== alpha ==
==> flow/design.v <==
module vDFFE(clk, load, in, out);
  parameter n=1;
  input clk, load;
  input [n-1:0] in;
  output [n-1:0] out;
  reg [n-1:0] out;
  reg [n-1:0] vDFF_in;
  always@(*)
    vDFF_in = (load) ? in : out;
  always @(posedge clk)
    out <= vDFF_in;
endmodule
module shifter(in, shift, sout);
	input [15:0] in;
	input [1:0] shift;
	output reg [15:0] sout;
	always@(*) begin
		case(shift)
			2'b00: sout = in;
			2'b01: sout = in << 1;
			2'b10: sout = in >> 1;
			2'b11: begin
				sout = in >> 1;
				sout[15] = in[15];
			end
			default: sout = in;
		endcase
	end
endmodule
module ALU(Ain, Bin, ALUop, out, Z);
	input [15:0] Ain, Bin;
	input [1:0] ALUop;
	output reg Z;
	output reg [15:0] out;
	always@(*) begin
		casex(ALUop)
			2'b00: out = Ain + Bin;
			2'b01: out = Ain - Bin;
			2'b10: out = Ain & Bin;
			2'b11: out = ~Bin;
			default: out = 16'bxxxxxxxxxxxxxxxx;
		endcase
		Z = (out == 16'b0) ? 1'b1 : 1'b0;
	end
endmodule
module regfile(data_in, writenum, write, readnum, clk, data_out);
	input [15:0] data_in;
	input [2:0] writenum, readnum;
	input write, clk;
	output reg [15:0] data_out;
	reg [7:0] writenum_out, readnum_out;
	reg [15:0] R0, R1, R2, R3, R4, R5, R6, R7;
	always@(*) begin
		writenum_out = 8'b0;
		case(writenum)
			3'b000: writenum_out[0] = 1'b1;
			3'b001: writenum_out[1] = 1'b1;
			3'b010: writenum_out[2] = 1'b1;
			3'b011: writenum_out[3] = 1'b1;
			3'b100: writenum_out[4] = 1'b1;
			3'b101: writenum_out[5] = 1'b1;
			3'b110: writenum_out[6] = 1'b1;
			3'b111: writenum_out[7] = 1'b1;
			default: writenum_out = 8'b0;
		endcase
	end
	always@(posedge clk) begin
		if(write) begin
			case(writenum_out)
				8'b00000001: R0 <= data_in;
				8'b00000010: R1 <= data_in;
				8'b00000100: R2 <= data_in;
				8'b00001000: R3 <= data_in;
				8'b00010000: R4 <= data_in;
				8'b00100000: R5 <= data_in;
				8'b01000000: R6 <= data_in;
				8'b10000000: R7 <= data_in;
				default: {R0, R1, R2, R3, R4, R5, R6, R7} <= {8'b0, 8'b0, 8'b0, 8'b0, 8'b0, 8'b0, 8'b0, 8'b0};
			endcase
		end
	end
	always@(*) begin
		readnum_out = 8'b0;
		case(readnum)
			3'b000: readnum_out[0] = 1'b1;
			3'b001: readnum_out[1] = 1'b1;
			3'b010: readnum_out[2] = 1'b1;
			3'b011: readnum_out[3] = 1'b1;
			3'b100: readnum_out[4] = 1'b1;
			3'b101: readnum_out[5] = 1'b1;
			3'b110: readnum_out[6] = 1'b1;
			3'b111: readnum_out[7] = 1'b1;
			default: readnum_out = 8'b0;
		endcase
	end
	always@(*) begin
		case(readnum_out)
			8'b00000001: data_out = R0;
			8'b00000010: data_out = R1;
			8'b00000100: data_out = R2;
			8'b00001000: data_out = R3;
			8'b00010000: data_out = R4;
			8'b00100000: data_out = R5;
			8'b01000000: data_out = R6;
			8'b10000000: data_out = R7;
			default: data_out = 16'b0;
		endcase
	end
endmodule
module datapath(clk,readnum,vsel,loada,loadb,shift,asel,bsel,ALUop,loadc,loads,writenum,write,mdata,PC,sximm5,sximm8,Z_out,datapath_out);
  input clk;
  input [2:0] readnum, writenum;
  input [1:0] ALUop, shift;
  input write, loada, loadb, asel, bsel, loadc, loads;
  input [1:0] vsel;
  input [15:0] sximm5, sximm8, mdata;
  input [7:0] PC;
  output [15:0] datapath_out;
  output [2:0] Z_out;
  wire [15:0] data_out;
  wire [15:0] out;
  wire [15:0] sout;
  wire Z;
  wire [15:0] in;
  wire [15:0] in_loadA;
  wire [15:0] datapath_out;
  wire [2:0] Z_out;
  reg [15:0] data_in;
  reg [15:0] Ain;
  reg [15:0] Bin;
  reg [2:0] status_in;
  regfile REGFILE(.data_in(data_in),.writenum(writenum),.write(write),.readnum(readnum),.clk(clk),.data_out(data_out));
  ALU U2(.Ain(Ain),.Bin(Bin),.ALUop(ALUop),.out(out),.Z(Z));
  shifter U1(.in(in),.shift(shift),.sout(sout));
  always@(*)begin   
    case(vsel)
      2'b00: data_in = datapath_out;
      2'b01: data_in = {8'b0, PC};
      2'b10: data_in = sximm8;
      2'b11: data_in = mdata;
      default: data_in = 16'b0;
    endcase
  end
  always@(*)begin
    if(asel == 1'b1)  
      Ain = 16'b0000000000000000;
    else
      Ain = in_loadA;
  end
  always@(*)begin
    if(bsel == 1'b1)  
      Bin = sximm5;
    else
      Bin = sout;
  end
  always@(*) begin
    status_in[2] = (Ain[15]^Bin[15]) ? 0 : (out[15]^Ain[15]);
    status_in[1] = out[15];
    status_in[0] = Z;
  end
  vDFFE #(16) A(clk, loada, data_out, in_loadA);
  vDFFE #(16) B(clk, loadb, data_out, in);
  vDFFE #(16) C(clk, loadc, out, datapath_out);
  vDFFE #(3) STATUS(clk, loads, status_in, Z_out);
endmodule
module cpu(clk, reset, s, load, in, out, N, V, Z, w);
    input clk, reset, s, load;
    input [15:0] in;
    output [15:0] out;
    output reg N, V, Z, w;
    parameter Swait = 4'b0000, Sdecode = 4'b0001, SgetA = 4'b0010, SgetB = 4'b0011, Swrite = 4'b0100, Srewrite = 4'b0101, Salu = 4'b0110, Sshift = 4'b0111, Sloadout = 4'b1000;
    wire [15:0] decoder_in;
    reg [1:0] op, shift;
    reg [15:0] sximm5, sximm8;
    reg [2:0] opcode, readnum, writenum;
    reg [3:0] state;
    reg [2:0] nsel;
    reg [1:0] vsel;
    reg loada, loadb, asel, bsel, loadc, loads, write;
    wire [2:0] Z_out;
    vDFFE #(16) Instruct_Reg(clk, load, in, decoder_in);
    always@(*) begin
        op = decoder_in[12:11];
        sximm5 = { {11{decoder_in[4]}}, decoder_in[4:0] };
        sximm8 = { {8{decoder_in[7]}}, decoder_in[7:0] };
        shift = decoder_in[4:3];
        opcode = decoder_in[15:13];
    end
    always@(*)begin
       case(nsel)
            3'b001: begin
                readnum = decoder_in[2:0];
                writenum = decoder_in[2:0];
            end  
            3'b010: begin
                readnum = decoder_in[7:5];
                writenum = decoder_in[7:5];
            end  
            3'b100: begin
                readnum = decoder_in[10:8];
                writenum = decoder_in[10:8];
            end  
            default: {readnum, writenum} = 3'b0;
        endcase 
    end
    reg [3:0] state_t;
    reg w_t;
    reg [2:0] nsel_t;
    reg [1:0] vsel_t;
    reg loada_t, loadb_t, asel_t, bsel_t, loadc_t, loads_t, write_t;
    always @(posedge clk) begin
        {state_t, w_t, nsel_t, vsel_t} = {state, w, nsel, vsel};
        {loada_t, loadb_t, asel_t, bsel_t, loadc_t, loads_t, write_t} = {loada, loadb, asel, bsel, loadc, loads, write};
        if(reset == 1'b1) {w_t, state_t} = {1'b1, Swait};
        else begin
            case(state_t)
                Sdecode: begin
                    if(opcode == 3'b110 && op == 2'b10) {w_t, state_t} = {1'b0, Swrite};
                    else {w_t, state_t} = {1'b0, SgetA};
                end
                Swrite: state_t = Swait;
                Swait: begin 
                    state_t = (s == 1'b1) ? Sdecode : Swait;
                    w_t = ~s;
                end
                SgetA: state_t = SgetB;
                SgetB: begin
                    if(opcode == 3'b110 && op == 2'b0) state_t = Sshift;
                    else if(opcode == 3'b101) state_t = Salu;
                end
                Salu: state_t = Sloadout;
                Sshift: state_t = Sloadout;
                Sloadout: state_t = Srewrite;
                Srewrite: state_t = Swait;
                default: {state_t, w_t} = {Swait, 1'b1};
            endcase
        end
        case(state_t)
            SgetA: {nsel_t, loada_t, loadb_t} = {3'b100, 1'b1, 1'b0};
            SgetB: {nsel_t, loadb_t, loada_t} = {3'b001, 1'b1, 1'b0};
            Salu: {asel_t, bsel_t} = {1'b0, 1'b0};
            Sshift: {asel_t, bsel_t} = {1'b1, 1'b0};
            Sloadout: {loadc_t, loads_t} = {1'b1, 1'b1};
            Srewrite: {vsel_t, nsel_t, write_t} = {2'b0, 3'b010, 1'b1};
            Swrite: {vsel_t, nsel_t, write_t} = {2'b10, 3'b100, 1'b1};
            default: begin 
                {nsel_t, vsel_t} = {3'b0, 2'b0};
                {loada_t, loadb_t, loadc_t, loads_t, asel_t, bsel_t, write_t} = 1'b0;
            end
        endcase
        {state, w, nsel, vsel} <= {state_t, w_t, nsel_t, vsel_t};
        {loada, loadb, asel, bsel, loadc, loads, write} <= {loada_t, loadb_t, asel_t, bsel_t, loadc_t, loads_t, write_t};
    end
    datapath DP(
        .clk(clk), 
        .readnum(readnum), 
        .vsel(vsel), 
        .loada(loada), 
        .loadb(loadb), 
        .shift(shift),
        .asel(asel),
        .bsel(bsel),
        .ALUop(op),
        .loadc(loadc),
        .loads(loads),
        .writenum(writenum),
        .write(write),
        .mdata(16'b0),
        .PC(8'b0),
        .sximm5(sximm5),
        .sximm8(sximm8),
        .Z_out(Z_out),
        .datapath_out(out)
    );
    always @(*) begin
        V = Z_out[2];
        N = Z_out[1];
        Z = Z_out[0];
    end
endmodule
make LEC_CHECK=0 CAP_MARGIN=20 CORE_MARGIN=2 CORE_UTILIZATION=72 CTS_CLUSTER_DIAMETER=292 CTS_CLUSTER_SIZE=10 PLACE_DENSITY_LB_ADDON=0.01 SLEW_MARGIN=20 finish   # period 3.01 ns
run.sh (not shown) runs the stock make flow with config.mk's settings and CLKGATE_MAP_FILE=.
alpha finished all stages; however, its layout fails the closing checks, the failures being negative setup slack.
Input-level comparison between beta and alpha:
Settings: an added SETUP_SLACK_MARGIN of 0.89; an added ABC_AREA of 1.
## What came out
Run status, beta: aborted in 5_1_grt, error DPL-0038. Looking at number of setup buffers added after CTS, beta sits 23 higher than alpha does. Die size: beta is under alpha. Diff alpha -> beta | total cell area at the placement stage | down by a few percent. Changes observed in beta relative to alpha: final estimated routing congestion in global placement has decreased, count of mapped cells out of synthesis now larger, area fraction in mux cells shrank by 3.0 points, number of clock sinks closely matched the old numbers.
Input-level comparison between gamma and beta:
Settings: changing CORE_UTILIZATION from 72 to 55; removing CTS_CLUSTER_SIZE (formerly 10); removing SETUP_SLACK_MARGIN (formerly 0.89); removing CTS_CLUSTER_DIAMETER (formerly 292); removing PLACE_DENSITY_LB_ADDON (formerly 0.01); removing ABC_AREA (formerly 1); changing the clock period (ns, I/O delays scaled along) from 3.01 to 4.8.
--- outcome ---
gamma vs. beta: synthesized-area fraction occupied by xor and xnor cells higher; mean instance size in the synthesized netlist saw an increase; net count entering floorplan fell 73; width of the die went up. gamma reached the end of the flow, and the finished layout is clean on the timing, DRC and antenna checks.
Modified inputs, delta compared to gamma
Settings: CORE_UTILIZATION changed from 55 to 69; the clock period (ns, I/O delays scaled along) changed from 4.8 to 4.9.
Notes after the runs:
- Looking at fraction of power consumed by combinational cells, delta sits 0.4 points lower than gamma does.
- Changes observed in delta relative to gamma: worst slew margin relative to its limit decreased 2.8 points, worst hold slack after final layout decreased 0.0057 ns, ratio of total power to cell area decreased 1.7%, delay of the slowest cell on the worst path decreased 0.05 ns.
- Per the comparison of delta with gamma, setup slack up 0.077 ns, cell area after layout down 220 um^2, routed wire length down 1000 um, post-layout minimum cycle time up 0.023 ns.
- Total routing usage reported by global routing (delta over gamma): increase, 5.6 points
The inputs of epsilon differ from those of delta as listed below.
Settings: setting SETUP_SLACK_MARGIN to 0.99 for the first time; changing CORE_UTILIZATION from 69 to 68; changing the clock period (ns, I/O delays scaled along) from 4.9 to 4.19.
## What came out
- epsilon finished all stages; layout check result: FAIL, due to negative setup slack.
- Final cell count without fillers (epsilon vs. delta) increases by a little under 10%
- epsilon improves on delta in time the worst path needs with I/O delays and setup.
- The sum of net half-perimeters after detailed placement in epsilon is 1.05 times that in delta.
- Number of buffers other than clock buffers in the final layout of epsilon exceeds that of delta by more than 100%.
- In epsilon relative to delta, routability-driven placement congestion ratio had gone down by a few percent.
- Sum of met2 wire segment lengths after detailed routing, epsilon and delta: lower on delta
- Diff delta -> epsilon: number of search-and-repair iterations in the first detailed-routing pass rose 3, fmax rose about 3%.
- NOTE via count of the first global-routing pass delta->epsilon increased by more than 10%

---

## exp/onyx
RTL: the design.v shown in full above, as it stands there.
Settings: LEC_CHECK=0, CAP_MARGIN=20, CORE_MARGIN=2, CORE_UTILIZATION=40, SLEW_MARGIN=20; clock period 5.13 ns.
Relative to exp/onyx, the following input files were edited for exp/ember:
- CORE_UTILIZATION now 67, was 40
Results
Of exp/ember and exp/onyx, the lower combinational power belongs to exp/ember.
Clock power (exp/ember over exp/onyx): decrease, about 6%
Comparing exp/onyx against exp/ember, there is no change at all in number of hold buffers added after cts.
Taking exp/onyx as the reference, in exp/ember final critical-path setup slack went up by 0.017 ns; total power decreased by 0.00011 W relative to the old numbers; via count saw an increase; fmax moved up; clock-cell share of area dropped 0.42 points.
STATUS worst hold margin: exp/ember wins against exp/onyx
Critical path's largest stage delay ends up higher on exp/onyx.
Mean routed wirelength per cell: exp/ember vs exp/onyx up about 8%
Edits applied to the flow inputs when going from exp/ember to exp/quartz:
- setting ABC_AREA to 1 for the first time
- setting CTS_CLUSTER_SIZE to 72 for the first time
- changing CORE_UTILIZATION from 67 to 68
- changing the clock period (ns, I/O delays scaled along) from 5.13 to 2.87
Findings:
Taking exp/ember as the reference point, the number of filler instances in the final layout of exp/quartz falls by 296.
Looking at final cycle utilization of the critical path, exp/quartz sits 38 points above exp/ember.
In exp/quartz relative to exp/ember, final wirelength had gone up by more than 10%.
Of exp/quartz and exp/ember, exp/ember shows the higher worst slack at placement, with exp/quartz below it.
Clock buffer instance count of the final layout (higher): exp/ember
Finished, but not clean: exp/quartz, with setup timing.

---

Setup of wip/maple:
// cpu: RTL as listed in full above, without the edits since
==> flow/config.mk <==
export PLATFORM = sky130hd
export DESIGN_NAME = cpu
export DESIGN_NICKNAME = cpu
export VERILOG_FILES = /design/flow/design.v
export SDC_FILE = /design/flow/constraint.sdc
export NUM_CORES = 4
export LEC_CHECK = 0
export ABC_AREA = 1
export CAP_MARGIN = 25
export CELL_PAD_IN_SITES_GLOBAL_PLACEMENT = 1
export CORE_MARGIN = 2
export CORE_UTILIZATION = 69
export CTS_CLUSTER_SIZE = 30
export GPL_TIMING_DRIVEN = 0
export MAX_ROUTING_LAYER = met5
export PLACE_DENSITY_LB_ADDON = 0.16
export SETUP_SLACK_MARGIN = 1.56
export SLEW_MARGIN = 20
export TNS_END_PERCENT = 40
==> flow/constraint.sdc <==
create_clock -name core_clock -period 8.0 [get_ports {clk}]
set_input_delay 1.6000 -clock core_clock [delete_from_list [all_inputs] [get_ports {clk}]]
set_output_delay 1.6000 -clock core_clock [all_outputs]
set_load 0.01 [all_outputs]
wip/maple | ERROR | global placement without I/O (3_1_place_gp_skip_io)
Changes in wip/indigo relative to wip/maple:
==> flow/config.mk <==
export PLATFORM = sky130hd
export DESIGN_NAME = cpu
export DESIGN_NICKNAME = cpu
export VERILOG_FILES = /design/flow/design.v
export SDC_FILE = /design/flow/constraint.sdc
export NUM_CORES = 4
export LEC_CHECK = 0
export CAP_MARGIN = 20
export CORE_MARGIN = 2
export CORE_UTILIZATION = 69
export CTS_CLUSTER_DIAMETER = 292
export PLACE_DENSITY_LB_ADDON = 0.01
export SLEW_MARGIN = 20
==> flow/constraint.sdc <==
create_clock -name core_clock -period 3.01 [get_ports {clk}]
set_input_delay 0.6020 -clock core_clock [delete_from_list [all_inputs] [get_ports {clk}]]
set_output_delay 0.6020 -clock core_clock [all_outputs]
set_load 0.01 [all_outputs]
Results
What the final checks of wip/indigo revealed, after a flow that finished every stage, was a layout that fails on negative setup slack. Across both runs, area fraction in and, or, nand and nor cells after synthesis was lower for wip/indigo than for wip/maple. Of wip/maple and wip/indigo, the higher number of cells produced by synthesis belongs to wip/maple. Of wip/maple and wip/indigo, wip/indigo shows the higher core utilization at floorplan, with wip/maple below it. Looking at synthesized area, wip/indigo sits about 2.3% higher than wip/maple does. [compare] base=wip/maple new=wip/indigo: post-synth area from yosys stat shows an increase of 2.3%, portion of the post-synthesis area used by sequential elements shows a reduction of 1.4 points.
Input-level comparison between wip/sierra and wip/indigo:
==> flow/config.mk <==
export PLATFORM = sky130hd
export DESIGN_NAME = cpu
export DESIGN_NICKNAME = cpu
export VERILOG_FILES = /design/flow/design.v
export SDC_FILE = /design/flow/constraint.sdc
export NUM_CORES = 4
export LEC_CHECK = 0
export ABC_AREA = 1
export CAP_MARGIN = 20
export CORE_MARGIN = 2
export CORE_UTILIZATION = 72
export CTS_CLUSTER_DIAMETER = 394
export PLACE_DENSITY = 0.39
export SLEW_MARGIN = 20
==> flow/constraint.sdc <==
create_clock -name core_clock -period 2.85 [get_ports {clk}]
set_input_delay 0.5700 -clock core_clock [delete_from_list [all_inputs] [get_ports {clk}]]
set_output_delay 0.5700 -clock core_clock [all_outputs]
set_load 0.01 [all_outputs]
- [flow] wip/sierra | stages: complete | final checks: fail | reason: negative setup slack
- Compared with wip/indigo, in wip/sierra global-route usage went up 14 points, power after layout picked up an extra about 18%, post-detailed-routing wire length went up, tally of buffers added on design ports did not really move.
The following lists how wip/raven was set up differently from wip/sierra:
-- flow/config.mk --
<<< wip/sierra, line 10
export CORE_MARGIN = 2
export CORE_UTILIZATION = 72
export CTS_CLUSTER_DIAMETER = 394
export PLACE_DENSITY = 0.39
export SLEW_MARGIN = 20
>>> wip/raven, line 10
export CORE_MARGIN = 2
export CORE_UTILIZATION = 72
export CTS_CLUSTER_DIAMETER = 45
export CTS_CLUSTER_SIZE = 72
export SETUP_SLACK_MARGIN = 0.73
export SLEW_MARGIN = 20
==> flow/constraint.sdc <==
create_clock -name core_clock -period 2.87 [get_ports {clk}]
set_input_delay 0.5740 -clock core_clock [delete_from_list [all_inputs] [get_ports {clk}]]
set_output_delay 0.5740 -clock core_clock [all_outputs]
set_load 0.01 [all_outputs]
### Flow results
Stage in which a tool error killed wip/raven: global routing (5_1_grt).
On yosys synthesis chip area, wip/sierra and wip/raven are neck and neck.
wip/raven -> wip/sierra: sequential cell area fraction in the yosys report delta 0, exact match
Last weighted congestion value of the routability-driven placer shrinks by a little under 10% when moving from wip/sierra to wip/raven.
wip/raven — worst slack at placement 0.051 ns lower, wip/sierra as reference
Summary of wip/raven over wip/sierra: placement-stage cell area down 1.0%; total standard cell area after synthesis flat.
Count of library flops with an enable pin: wip/raven vs wip/sierra — no meaningful difference
[wip/raven vs wip/sierra] number of buffers inserted to repair setup after CTS: higher in wip/raven
Power figures rest on the tool's default switching activity, not on a simulated workload.
